==> 08-06: inputs <==
## adder_32bit
module adder_32bit(
    input clk,
    input rst,
    input [31:0] i_a,
    input [31:0] i_b,
    input i_vld,
    output reg [31:0] o_res,
    output reg o_res_vld,
    output reg overflow
);
clock: 65.5 ns
lec_check: 0
cap_margin: 20
cell_pad_in_sites_detail_placement: 0
cell_pad_in_sites_global_placement: 1
core_aspect_ratio: 1.34
core_margin: 7
core_utilization: 36
cts_cluster_diameter: 334
cts_cluster_size: 71
gpl_routability_driven: 0
gpl_timing_driven: 0
hold_slack_margin: -0.0
max_routing_layer: met5
min_routing_layer: met1
place_density_lb_addon: 0.23
slew_margin: 15
tns_end_percent: 85
run.sh (not shown) runs the stock make flow with config.mk's settings and CLKGATE_MAP_FILE=.
==> 01-27: changes against 08-06 <==
==> flow/config.mk (replaced) <==
export PLATFORM = sky130hd
export DESIGN_NAME = adder_32bit
export DESIGN_NICKNAME = adder_32bit
export VERILOG_FILES = /design/flow/design.v
export SDC_FILE = /design/flow/constraint.sdc
export NUM_CORES = 4
export LEC_CHECK = 0
export CAP_MARGIN = 20
export CORE_MARGIN = 2
export CORE_UTILIZATION = 50
export CTS_CLUSTER_SIZE = 98
export SLEW_MARGIN = 20
==> flow/constraint.sdc (replaced) <==
create_clock -name core_clock -period 35.4 [get_ports {clk}]
set_input_delay 7.0800 -clock core_clock [delete_from_list [all_inputs] [get_ports {clk}]]
set_output_delay 7.0800 -clock core_clock [all_outputs]
set_load 0.01 [all_outputs]
==> results <==
| metric | 01-27 | 08-06 |
|---|---|---|
| Outcome | complete, but fails checks | complete, no violations |
| Layout check failures | setup timing | - |
| Standard-cell row count | 79 | 108 |
| Tightest Pin Transition | 1.10 ns | 1.19 ns |
| Die span in y | 222 um | 311 um |
| M1 WL | 43,200 um | 36,400 um |
| Pre-Place Util | 50.8% | 36.6% |
| Combinational logic power | 4.02 mW | 1.39 mW |
| Via count of the first global-routing pass | 32,100 | 26,700 |
| Fraction of area in non-clock buffers | 27.4% | 7.31% |
| Crit-path slowest cell | sky130_fd_sc_hd__or4_4 | sky130_fd_sc_hd__nor4_1 |
| Worst slew margin relative to its limit | 26.1% | 20.0% |
| Length of routed met3 wiring | 8790 um | 2560 um |
| Net total in the final layout | 4,979 | 4,005 |
| Buffers, non-clock | 1,269 | 295 |
| Buffer-and-inverter tally for the worst setup path | 23 | 53 |
| Final setup violating endpoints | 32 | 0 |
| Highest cell delay on the worst timing path | 0.56 ns | 0.79 ns |
| Register-to-register path setup slack | 34.35 ns | 64.55 ns |
| Tapcell count | 607 | 880 |
| Count of TritonRoute iterations in the first routing pass | 9 | 5 |
| Clk network pwr share | 1.1% | 1.7% |
| Post-layout worst setup margin | -0.791 ns | 3.99 ns |
| Arrival @ worst endpoint | 36.38 ns | 61.64 ns |


==> inputs of build 66 <==
Starting RTL as in the previous note.
export LEC_CHECK = 0
export CAP_MARGIN = 20
export CELL_PAD_IN_SITES_DETAIL_PLACEMENT = 2
export CELL_PAD_IN_SITES_GLOBAL_PLACEMENT = 2
export CORE_ASPECT_RATIO = 1.34
export CORE_MARGIN = 7
export CORE_UTILIZATION = 22
export CTS_CLUSTER_DIAMETER = 334
export CTS_CLUSTER_SIZE = 71
export GPL_ROUTABILITY_DRIVEN = 0
export HOLD_SLACK_MARGIN = -0.0
export MAX_ROUTING_LAYER = met4
export MIN_ROUTING_LAYER = met1
export PLACE_DENSITY_LB_ADDON = 0.23
export SLEW_MARGIN = 15
create_clock -name core_clock -period 65.5 [get_ports {clk}]
==> inputs of build 52, as changes to build 66 <==
CELL_PAD_IN_SITES_DETAIL_PLACEMENT = not set   (was 2)
CELL_PAD_IN_SITES_GLOBAL_PLACEMENT = not set   (was 2)
CORE_ASPECT_RATIO = not set   (was 1.34)
CORE_MARGIN = 2   (was 7)
CORE_UTILIZATION = 40   (was 22)
CTS_CLUSTER_DIAMETER = not set   (was 334)
CTS_CLUSTER_SIZE = not set   (was 71)
GPL_ROUTABILITY_DRIVEN = not set   (was 0)
HOLD_SLACK_MARGIN = not set   (was -0.0)
MAX_ROUTING_LAYER = not set   (was met4)
MIN_ROUTING_LAYER = not set   (was met1)
PLACE_DENSITY_LB_ADDON = not set   (was 0.23)
SLEW_MARGIN = 20   (was 15)
==> flow/constraint.sdc (replaced) <==
create_clock -name core_clock -period 39.1 [get_ports {clk}]
set_input_delay 7.8200 -clock core_clock [delete_from_list [all_inputs] [get_ports {clk}]]
set_output_delay 7.8200 -clock core_clock [all_outputs]
set_load 0.01 [all_outputs]
==> comparison table <==
metric                                                                       build 52        build 66
DIE WIDTH                                                                    247.7 um        297.9 um
Count of buffering cells on the critical path with inverters included              22              25
Clk latency of the worst-skew pair                                            0.28 ns         0.29 ns
Logic area                                                                 23,050 um2      21,660 um2
Internal Pwr Total                                                         0.001140 W     0.0005396 W
Reg2reg setup slack                                                          38.07 ns        64.53 ns
Final WS setup                                                               1.411 ns        4.851 ns
Chip Footprint                                                             61,370 um2     117,500 um2
Final clock-cell share                                                        0.6942%         0.5694%
Number of tap cells inserted                                                      773           1,410
Power in combinational cells                                                0.00263 W       0.00144 W
Met3 routing resource usage after global routing                               3.363%         0.6413%
Switching share of power                                                       58.51%          64.22%
Std-Cell Rows                                                                      89             139
Core outline area                                                          58,910 um2     107,100 um2
Most numerous cell on the critical path                                          ha_4            ha_1
Placed wire-length estimate                                                 69,550 um       97,930 um
Depth of the critical timing path with buffers and inverters included             171             183
Run status                                                             finished clean  finished clean
Power density cells                                                      95.92 nW/um2    56.73 nW/um2
Relative area of non-clock buffer cells in the final design                    10.34%          5.798%
Final wirelength                                                            85,420 um      113,900 um


==> inputs of v36 <==
==> flow/design.v <==
`timescale 1ns / 1ps
module CompareAndShift32Bit (
    input [7:0] exp_a,
    input [7:0] exp_b,
    input [23:0] man_a,
    input [23:0] man_b,
    output reg [23:0] al_man_a,
    output reg [23:0] al_man_b,
    output reg [7:0] shift
);
    always @(*) begin
        if (exp_a > exp_b) begin
            shift = exp_a - exp_b;
            al_man_a = man_a;
            al_man_b = man_b >> shift;
        end else begin
            shift = exp_b - exp_a;
            al_man_a = man_a >> shift;
            al_man_b = man_b;
        end
    end
endmodule
`timescale 1ns / 1ps
module Addition32Bit (
    input sign_a,
    input sign_b,
    input [23:0] a,b,
    output reg [24:0] res,
    output reg sign_res
    );
    always @(*) begin
        if (sign_a == sign_b) begin
            sign_res = sign_a;   
            res = a+b;
        end
        else if (a >= b) begin
            res = a - b;
            sign_res = sign_a;
        end
        else begin
            res = b - a;
            sign_res = sign_b;
        end
    end
endmodule	
`timescale 1ns / 1ps
module Normalization32Bit (
    input [24:0] res,
    input [7:0] exp_base,
    output reg [23:0] man_res,
    output reg [7:0] exp_res,
    output reg overflow
);
    reg [24:0] normalized_result;
    integer i;
    always @(*) begin
        normalized_result = res;
        exp_res = exp_base;
        if (normalized_result[24]) begin
            normalized_result = normalized_result >> 1;
            exp_res = exp_base + 1;
        end else begin
            for (i = 0; i < 24; i = i + 1) begin
                if (normalized_result[23] == 0 && exp_res > 0) begin
                    normalized_result = normalized_result << 1;
                    exp_res = exp_res - 1;
                end
            end
            if (normalized_result == 25'b0)
                exp_res = 8'b0;
        end
        man_res = normalized_result[23:0];
        overflow = (exp_res >= 8'b11111111);
    end
endmodule
`timescale 1ns / 1ps
module adder_32bit(
    input clk,
    input rst,
    input [31:0] i_a,
    input [31:0] i_b,
    input i_vld,
    output reg [31:0] o_res,
    output reg o_res_vld,
    output reg overflow
);
wire [7:0] shift;
wire [23:0] al_man_a, al_man_b;
wire sign_a, sign_b, sign_res;
wire [7:0] exp_a, exp_b, exp_res;
wire [23:0] man_a, man_b, man_res;
wire [24:0] res;
wire operation_overflow;
assign sign_a = i_a[31];
assign sign_b = i_b[31];
assign exp_a = i_a[30:23];
assign exp_b = i_b[30:23];
assign man_a = (exp_a == 8'b0) ? {1'b0, i_a[22:0]} : {1'b1, i_a[22:0]};  
assign man_b = (exp_b == 8'b0) ? {1'b0, i_b[22:0]} : {1'b1, i_b[22:0]};
wire is_nan_a = ((exp_a == 8'b11111111) && (man_a[22:0] != 0));  
wire is_nan_b = ((exp_b == 8'b11111111) && (man_b[22:0] != 0));
wire is_inf_a = ((exp_a == 8'b11111111) && (man_a[22:0] == 0));
wire is_inf_b = ((exp_b == 8'b11111111) && (man_b[22:0] == 0));
wire is_zero_a = ((i_a[30:0] == 0));  
wire is_zero_b = ((i_b[30:0] == 0));
CompareAndShift32Bit u_CompareAndShift32Bit (
    .exp_a(exp_a),           
    .exp_b(exp_b),           
    .man_a(man_a),           
    .man_b(man_b),           
    .al_man_a(al_man_a),     
    .al_man_b(al_man_b),     
    .shift(shift)            
);
Addition32Bit u_Addition32Bit (
    .sign_a(sign_a),         
    .sign_b(sign_b),         
    .a(al_man_a),            
    .b(al_man_b),            
    .res(res),               
    .sign_res(sign_res)      
);
Normalization32Bit u_Normalization32Bit (
    .res(res),                                   
    .exp_base((exp_a > exp_b) ? exp_a : exp_b),  
    .man_res(man_res),                           
    .exp_res(exp_res),                           
    .overflow(operation_overflow)                
);
always @(posedge clk or posedge rst) begin
    if (rst) begin
        o_res <= 32'b0;
        o_res_vld <= 1'b0;
        overflow <= 1'b0;
    end else if (i_vld) begin
        if (is_nan_a || is_nan_b || (is_inf_a && is_inf_b && (sign_a != sign_b))) begin
            o_res <= 32'h7FC00000;  
            overflow <= 1'b1;
        end 
        else if (is_inf_a || is_inf_b) begin
            o_res <= is_inf_a ? i_a : i_b;  
            overflow <= 1'b1;
        end 
        else if (is_zero_a && is_zero_b) begin
            o_res <= 32'b0;  
            overflow <= 1'b0;
        end 
        else begin
        o_res <= {sign_res, exp_res, man_res[22:0]};
        o_res_vld <= 1'b1;
        overflow <= operation_overflow;
        end
        o_res_vld <= 1'b1;
    end else begin
        o_res_vld <= 1'b0;
    end
end
endmodule
==> flow/run.sh <==
#!/bin/bash
# the make line also repeats each setting of config.mk as NAME=value (left out here)
make -C /OpenROAD-flow-scripts/flow DESIGN_CONFIG=/design/flow/config.mk WORK_HOME=/design/flow/orfs CLKGATE_MAP_FILE= finish
==> flow/config.mk <==
export PLATFORM = sky130hd
export DESIGN_NAME = adder_32bit
export DESIGN_NICKNAME = adder_32bit
export VERILOG_FILES = /design/flow/design.v
export SDC_FILE = /design/flow/constraint.sdc
export NUM_CORES = 4
export LEC_CHECK = 0
export CAP_MARGIN = 20
export CORE_MARGIN = 2
export CORE_UTILIZATION = 40
export CTS_CLUSTER_DIAMETER = 116
export GPL_ROUTABILITY_DRIVEN = 0
export HOLD_SLACK_MARGIN = 0.3
export PLACE_DENSITY_LB_ADDON = 0.15
export SLEW_MARGIN = 20
==> flow/constraint.sdc <==
create_clock -name core_clock -period 40.0 [get_ports {clk}]
set_input_delay 8.0000 -clock core_clock [delete_from_list [all_inputs] [get_ports {clk}]]
set_output_delay 8.0000 -clock core_clock [all_outputs]
set_load 0.01 [all_outputs]
==> v4 (differences from v36) <==
- CORE_UTILIZATION: 40 -> 22
- CTS_CLUSTER_DIAMETER: 116 -> default
- GPL_ROUTABILITY_DRIVEN: 0 -> default
- HOLD_SLACK_MARGIN: 0.3 -> default
- PLACE_DENSITY_LB_ADDON: 0.15 -> default
==> flow/constraint.sdc (replaced) <==
create_clock -name core_clock -period 39.1 [get_ports {clk}]
set_input_delay 7.8200 -clock core_clock [delete_from_list [all_inputs] [get_ports {clk}]]
set_output_delay 7.8200 -clock core_clock [all_outputs]
set_load 0.01 [all_outputs]
==> impl_metrics.ini <==
; physical design summary
[critical_path]
reg2reg_slack_ns = 38.12
path_depth = 163
cpPeakStageDelay_ns = 0.52
worst-path-buf-inv = 23

[placement]
dp.cells = 5255

[final_timing]
period_used_pct = 96.99
relSlewSlack_pct = 32.11

[routing]
wl_per_cell_um = 17.34

[cells_and_area]
fin_area_um2 = 30090
comb_share_pct = 77.17

[status]
status = timing/DRC/antenna clean

[pwr]
p_sw_uw = 1644

[floorplan]
dieHeight_um = 332.6

[cts]
postCtsResizedCells = 6
# the run above: v4

==> impl_metrics.ini <==
; physical design summary
[cells_and_area]
comb_share_pct = 79.95

[critical_path]
worst-path-buf-inv = 25
reg2reg_slack_ns = 38.99
cpPeakStageDelay_ns = 0.59

[final_timing]
period_used_pct = 96.53
relSlewSlack_pct = 19.13

[pwr]
swShare_pct = 59.07
p_sw_uw = 1578

[status]
status = timing/DRC/antenna clean

[placement]
dp.cells = 4614

[cts]
postCtsResizedCells = 4

[floorplan]
dieHeight_um = 247.7

[routing]
wl_per_cell_um = 18.50
# the run above: v36

Power is estimated from default activity; no workload was simulated.
